==> trial 37: inputs <==
Design sd_card_top, start of the top module:
module sd_card_top
#(
	parameter  SPI_LOW_SPEED_DIV = 248,          
	parameter  SPI_HIGH_SPEED_DIV = 0            
)
(
	input            clk,
	input            rst,
	output           SD_nCS,                     
	output           SD_DCLK,                    
	output           SD_MOSI,                    
	input            SD_MISO,                    
	output           sd_init_done,               
	input            sd_sec_read,                
	input[31:0]      sd_sec_read_addr,           
	output[7:0]      sd_sec_read_data,           
	output           sd_sec_read_data_valid,     
	output           sd_sec_read_end,            
	input            sd_sec_write,               
	input[31:0]      sd_sec_write_addr,          
	input[7:0]       sd_sec_write_data,          
	output           sd_sec_write_data_req,      
	output           sd_sec_write_end            
);
clock: 2.24 ns
lec_check: 0
abc_area: 0
cap_margin: 20
core_margin: 2
core_utilization: 72
cts_cluster_diameter: 205
cts_cluster_size: 15
setup_slack_margin: 0.45
slew_margin: 20
run.sh (not shown) runs the stock make flow with config.mk's settings and CLKGATE_MAP_FILE=.
==> trial 57: changes against trial 37 <==
- ABC_AREA: 0 -> unset
- CORE_UTILIZATION: 72 -> 16
- CTS_CLUSTER_DIAMETER: 205 -> unset
- CTS_CLUSTER_SIZE: 15 -> unset
- SETUP_SLACK_MARGIN: 0.45 -> unset
==> flow/constraint.sdc (replaced) <==
create_clock -name core_clock -period 5.65 [get_ports {clk}]
set_input_delay 1.1300 -clock core_clock [delete_from_list [all_inputs] [get_ports {clk}]]
set_output_delay 1.1300 -clock core_clock [all_outputs]
set_load 0.01 [all_outputs]
==> build 1: changes against trial 37 <==
- ABC_AREA: 0 -> unset
- CORE_UTILIZATION: 72 -> 32
- CTS_CLUSTER_DIAMETER: 205 -> unset
- CTS_CLUSTER_SIZE: 15 -> 73
- PLACE_DENSITY_LB_ADDON: unset -> 0.22
- SETUP_SLACK_MARGIN: 0.45 -> 0.65
==> flow/constraint.sdc (replaced) <==
create_clock -name core_clock -period 4.18 [get_ports {clk}]
set_input_delay 0.8360 -clock core_clock [delete_from_list [all_inputs] [get_ports {clk}]]
set_output_delay 0.8360 -clock core_clock [all_outputs]
set_load 0.01 [all_outputs]
==> build 29: changes against trial 37 <==
- ABC_AREA: 0 -> 1
- CAP_MARGIN: 20 -> 0
- CTS_CLUSTER_DIAMETER: 205 -> 400
- CTS_CLUSTER_SIZE: 15 -> 10
- PLACE_DENSITY_LB_ADDON: unset -> 0.01
- SETUP_SLACK_MARGIN: 0.45 -> -0.04
==> flow/constraint.sdc (replaced) <==
create_clock -name core_clock -period 2.05 [get_ports {clk}]
set_input_delay 0.4100 -clock core_clock [delete_from_list [all_inputs] [get_ports {clk}]]
set_output_delay 0.4100 -clock core_clock [all_outputs]
set_load 0.01 [all_outputs]
==> results_slide.txt <==
Synthesis and Place & Route Summary

Outcome
  – Status: failed layout checks
  – Failing Checks: negative setup slack

Synth
  – Synthesized area: just under 0.01 mm²
  – Compound Share, Synth: 14.0%
  – Yosys adder share: roughly 1.4%

Floorplanning
  – Core utilization at floorplan: about three quarters

Placed design
  – RePlAce Congestion: roughly 0.96

Final timing
  – Final setup vio count: 2
  – Setup ws final: -0.0785 ns
the above is filed under build 29

==> results_slide.txt <==
Synthesis and Place & Route Summary

Floorplanning
  – Core utilization at floorplan: between 30% and 40%
  – Std-Cell Rows: between 60 and 70

Global route
  – Tot GR Track Use: between 10% and 20%
  – Grt ovf: 0

Synth
  – Synthesized area: between 0.009 and 0.01 mm²
  – Compound Share, Synth: a little over an eighth
  – Yosys adder share: about 1.4%

CTS
  – Sink Count: about 200

Final timing
  – Final setup vio count: 0
  – Setup ws final: between 0.9 and 1 ns

Worst hold path
  – WHS Path Cells: 1
  – Min-Delay Startpoint: spi_master_m0.state[4]

Outcome
  – Status: timing/DRC/antenna clean
the above is filed under build 1

==> results_slide.txt <==
Implementation Results

Synth
  – Synth area leader: dfrtp_1
  – Yosys adder share: between 1 and 1.5%
  – Compound Share, Synth: 13.6%
  – YS chip area: slightly below 0.01 mm²
  – Synth flops: roughly 200
  – Synthesized area: 0.00968 mm²

Outcome
  – Run Error: [ERROR DPL-0038] Utilization greater than 100%, impossible to legalize
  – Last stage: global routing (5_1_grt)
  – Status: did not finish

Placed design
  – RePlAce Congestion: around 0.99
  – Placement Setup Slack: -0.103 ns

Floorplanning
  – Core utilization at floorplan: about three quarters
the above is filed under trial 37

==> results_slide.txt <==
Synthesis and Place & Route Summary

Outcome
  – Status: timing/DRC/antenna clean

Final timing
  – Final setup vio count: 0
  – Setup ws final: between 1.5 and 2 ns

Synth
  – Compound Share, Synth: 13.6%
  – Synthesized area: 0.00968 mm²
  – Yosys adder share: 1.42%

Floorplanning
  – Core utilization at floorplan: 16.1%

Setup path
  – Max incr delay on CP: between 0.6 and 0.7 ns

Placed design
  – RePlAce Congestion: a little under 0.9
the above is filed under trial 57

